Design my_chip, start of the top module:
module my_chip (
    input logic [11:0] io_in,  
    output logic [11:0] io_out,  
    input logic clock,
    input logic reset  
);
Settings: LEC_CHECK=0, ABC_AREA=1, CAP_MARGIN=20, CORE_MARGIN=2, CORE_UTILIZATION=72, CTS_CLUSTER_DIAMETER=27, CTS_CLUSTER_SIZE=40, PLACE_DENSITY_LB_ADDON=0.19, SETUP_SLACK_MARGIN=0.8, SLEW_MARGIN=0; clock period 3.54 ns.
run.sh (not shown) runs the stock make flow with config.mk's settings and CLKGATE_MAP_FILE=.
The first run finished but fails on negative setup slack.
Change:
--- a/flow/config.mk
+++ b/flow/config.mk
@@ -10,7 +10,6 @@
 export CORE_MARGIN = 2
 export CORE_UTILIZATION = 72
-export CTS_CLUSTER_DIAMETER = 27
-export CTS_CLUSTER_SIZE = 40
+export CTS_CLUSTER_DIAMETER = 29
 export PLACE_DENSITY_LB_ADDON = 0.19
-export SETUP_SLACK_MARGIN = 0.8
-export SLEW_MARGIN = 0
+export SETUP_SLACK_MARGIN = 0.49
+export SLEW_MARGIN = 20
==> flow/constraint.sdc (replaced) <==
create_clock -name core_clock -period 3.13 [get_ports {clock}]
set_input_delay 0.6260 -clock core_clock [delete_from_list [all_inputs] [get_ports {clock}]]
set_output_delay 0.6260 -clock core_clock [all_outputs]
set_load 0.01 [all_outputs]
Effect:
- The new run finished with negative setup slack left
- power went up by a little under a tenth
- non-clock buffer count went up by 9
- count of clock-buffer cells in the layout stays the same
- register-to-register slack degrades by 0.44 ns
- die area is unchanged
Change:
--- a/flow/config.mk
+++ b/flow/config.mk
@@ -10,6 +10,5 @@
 export CORE_MARGIN = 2
 export CORE_UTILIZATION = 72
-export CTS_CLUSTER_DIAMETER = 29
-export PLACE_DENSITY_LB_ADDON = 0.19
-export SETUP_SLACK_MARGIN = 0.49
+export SETUP_SLACK_MARGIN = -0.26
 export SLEW_MARGIN = 20
+export TNS_END_PERCENT = 5
==> flow/constraint.sdc (replaced) <==
create_clock -name core_clock -period 2.59 [get_ports {clock}]
set_input_delay 0.5180 -clock core_clock [delete_from_list [all_inputs] [get_ports {clock}]]
set_output_delay 0.5180 -clock core_clock [all_outputs]
set_load 0.01 [all_outputs]
Result: The changed run reached the layout checks and failed them: negative setup slack. Wire length goes up by a few percent. Sequential power came out higher by about a fifth. Area after synthesis is unchanged. Die area stays the same. Worst setup slack got worse by 0.58 ns. Synthesized cell count is unchanged. Fmax drops slightly. Utilization grows by 0.98 points. Hold slack improves by 0.0052 ns. First-iteration DRC count fell by roughly a tenth. Power climbs by a quarter to a third.

---

## sierra
Starting RTL as in the previous note.
export LEC_CHECK = 0
export ABC_AREA = 1
export CAP_MARGIN = 20
export CELL_PAD_IN_SITES_DETAIL_PLACEMENT = 1
export CORE_ASPECT_RATIO = 1.4
export CORE_MARGIN = 8
export CORE_UTILIZATION = 17
export CTS_CLUSTER_SIZE = 25
export HOLD_SLACK_MARGIN = 0.18
export MAX_ROUTING_LAYER = met5
export SLEW_MARGIN = 25
export TNS_END_PERCENT = 100
create_clock -name core_clock -period 5.36 [get_ports {clock}]
Input-level comparison between quartz and sierra:
Settings: CORE_UTILIZATION now 18, was 17; CORE_MARGIN now 2, was 8; TNS_END_PERCENT no longer set, was 100; CELL_PAD_IN_SITES_DETAIL_PLACEMENT no longer set, was 1; CTS_CLUSTER_SIZE no longer set, was 25; MAX_ROUTING_LAYER no longer set, was met5; SLEW_MARGIN now 20, was 25; HOLD_SLACK_MARGIN no longer set, was 0.18; ABC_AREA no longer set, was 1; CORE_ASPECT_RATIO no longer set, was 1.4; the clock period (ns, I/O delays scaled along) now 15.3, was 5.36.
==> comparison <==
Mean cell area of the mapped netlist ended up about 22% higher on quartz than on sierra.
Sequential share of layout area in quartz is 2.8 points higher than in sierra
Relative to sierra, the via count of the first global-routing pass of quartz is lower by 27%.
There was hardly any difference in antenna diode count between sierra and quartz.
Status: via-per-instance ratio parity (quartz, sierra)
Summed area of non-filler cells in the final layout for quartz: about 8% down relative to sierra

---

## run A
Starting RTL as in the previous note.
// my_chip
module my_chip (
    input logic [11:0] io_in,  
    output logic [11:0] io_out,  
    input logic clock,
    input logic reset  
);
clock: 3.09 ns
lec_check: 0
abc_area: 0
cap_margin: 20
cell_pad_in_sites_detail_placement: 0
cell_pad_in_sites_global_placement: 2
core_aspect_ratio: 0.8
core_margin: 2
core_utilization: 48
gpl_timing_driven: 0
hold_slack_margin: 0.18
max_routing_layer: met4
min_routing_layer: met2
place_density_lb_addon: 0.03
slew_margin: 35
tns_end_percent: 95
To summarise run A: no stage aborted, but the layout did not pass its checks, failing on negative setup slack.
#### Input delta (run B over run A)
# run A
export LEC_CHECK = 0
export ABC_AREA = 0
export CAP_MARGIN = 20
export CELL_PAD_IN_SITES_DETAIL_PLACEMENT = 0
export CELL_PAD_IN_SITES_GLOBAL_PLACEMENT = 2
export CORE_ASPECT_RATIO = 0.8
export CORE_MARGIN = 2
export CORE_UTILIZATION = 48
export GPL_TIMING_DRIVEN = 0
export HOLD_SLACK_MARGIN = 0.18
export MAX_ROUTING_LAYER = met4
export MIN_ROUTING_LAYER = met2
export PLACE_DENSITY_LB_ADDON = 0.03
export SLEW_MARGIN = 35
export TNS_END_PERCENT = 95
create_clock -name core_clock -period 3.09 [get_ports {clock}]
# run B
export LEC_CHECK = 0
export CAP_MARGIN = 20
export CELL_PAD_IN_SITES_GLOBAL_PLACEMENT = 2
export CORE_MARGIN = 2
export CORE_UTILIZATION = 40
export MAX_ROUTING_LAYER = met4
export PLACE_DENSITY_LB_ADDON = 0.22
export SLEW_MARGIN = 35
create_clock -name core_clock -period 10.0 [get_ports {clock}]
Results
From run A to run B the numbers moved as follows: via count went down 33%, setup slack after placement went up 6980 ps, part of the power in combinational logic went down 0.7 points, maximum frequency went down about 14%.
Total routing usage reported by global routing, run B and run A: lower on run B
Run B reached the end of the flow, and the finished layout is clean on the timing, design-rule and antenna checks.
In run B relative to run A, net count of the finished layout had gone down by a few percent.
When the final numbers for run B and run A were put side by side, the final routed wirelength across all metal layers turned out to be smaller in run B.
Run B ended up with met2 as its layer with the highest usage; run A ended up with met3.
The following lists how run C was set up differently from run B:
# run B
export LEC_CHECK = 0
export CAP_MARGIN = 20
export CELL_PAD_IN_SITES_GLOBAL_PLACEMENT = 2
export CORE_MARGIN = 2
export CORE_UTILIZATION = 40
export MAX_ROUTING_LAYER = met4
export PLACE_DENSITY_LB_ADDON = 0.22
export SLEW_MARGIN = 35
create_clock -name core_clock -period 10.0 [get_ports {clock}]
# run C
export LEC_CHECK = 0
export CAP_MARGIN = 20
export CELL_PAD_IN_SITES_DETAIL_PLACEMENT = 2
export CELL_PAD_IN_SITES_GLOBAL_PLACEMENT = 2
export CORE_ASPECT_RATIO = 0.51
export CORE_MARGIN = 4
export CORE_UTILIZATION = 40
export GPL_TIMING_DRIVEN = 0
export HOLD_SLACK_MARGIN = 0.02
export MAX_ROUTING_LAYER = met4
export PLACE_DENSITY_LB_ADDON = 0.22
export SETUP_SLACK_MARGIN = -0.58
export SLEW_MARGIN = 5
create_clock -name core_clock -period 10.0 [get_ports {clock}]
- Critical path's slowest cell = sky130_fd_sc_hd__dfstp_2: run B; critical path's slowest cell = sky130_fd_sc_hd__dfrtp_1: run C
- Run C finished every stage and its layout cleared the timing, design-rule and antenna checks.
- Changes observed in run C relative to run B: cell area after layout climbed about 2.5%; maximum frequency went down; clock network fraction of design power now larger; fraction of standard cell area in multi-input logic fell 1.2 points.
The following lists how run D was set up differently from run C:
# run C
export LEC_CHECK = 0
export CAP_MARGIN = 20
export CELL_PAD_IN_SITES_DETAIL_PLACEMENT = 2
export CELL_PAD_IN_SITES_GLOBAL_PLACEMENT = 2
export CORE_ASPECT_RATIO = 0.51
export CORE_MARGIN = 4
export CORE_UTILIZATION = 40
export GPL_TIMING_DRIVEN = 0
export HOLD_SLACK_MARGIN = 0.02
export MAX_ROUTING_LAYER = met4
export PLACE_DENSITY_LB_ADDON = 0.22
export SETUP_SLACK_MARGIN = -0.58
export SLEW_MARGIN = 5
create_clock -name core_clock -period 10.0 [get_ports {clock}]
# run D
export LEC_CHECK = 0
export CAP_MARGIN = 20
export CELL_PAD_IN_SITES_GLOBAL_PLACEMENT = 2
export CORE_ASPECT_RATIO = 0.51
export CORE_MARGIN = 4
export CORE_UTILIZATION = 40
export GPL_TIMING_DRIVEN = 0
export MAX_ROUTING_LAYER = met4
export PLACE_DENSITY_LB_ADDON = 0.22
export SETUP_SLACK_MARGIN = -0.58
export SLEW_MARGIN = 35
create_clock -name core_clock -period 10.0 [get_ports {clock}]
==> results <==
- On total of cells resized after clock tree synthesis, run C and run D are neck and neck.
- Cell area after layout essentially unchanged between run D and run C.
- Share of the final layout cell area in sequential cells of run D is on par with run C.
- Setup slack in run D is larger than in run C.
No activity file was given, so power comes from the tool's default toggle rates.
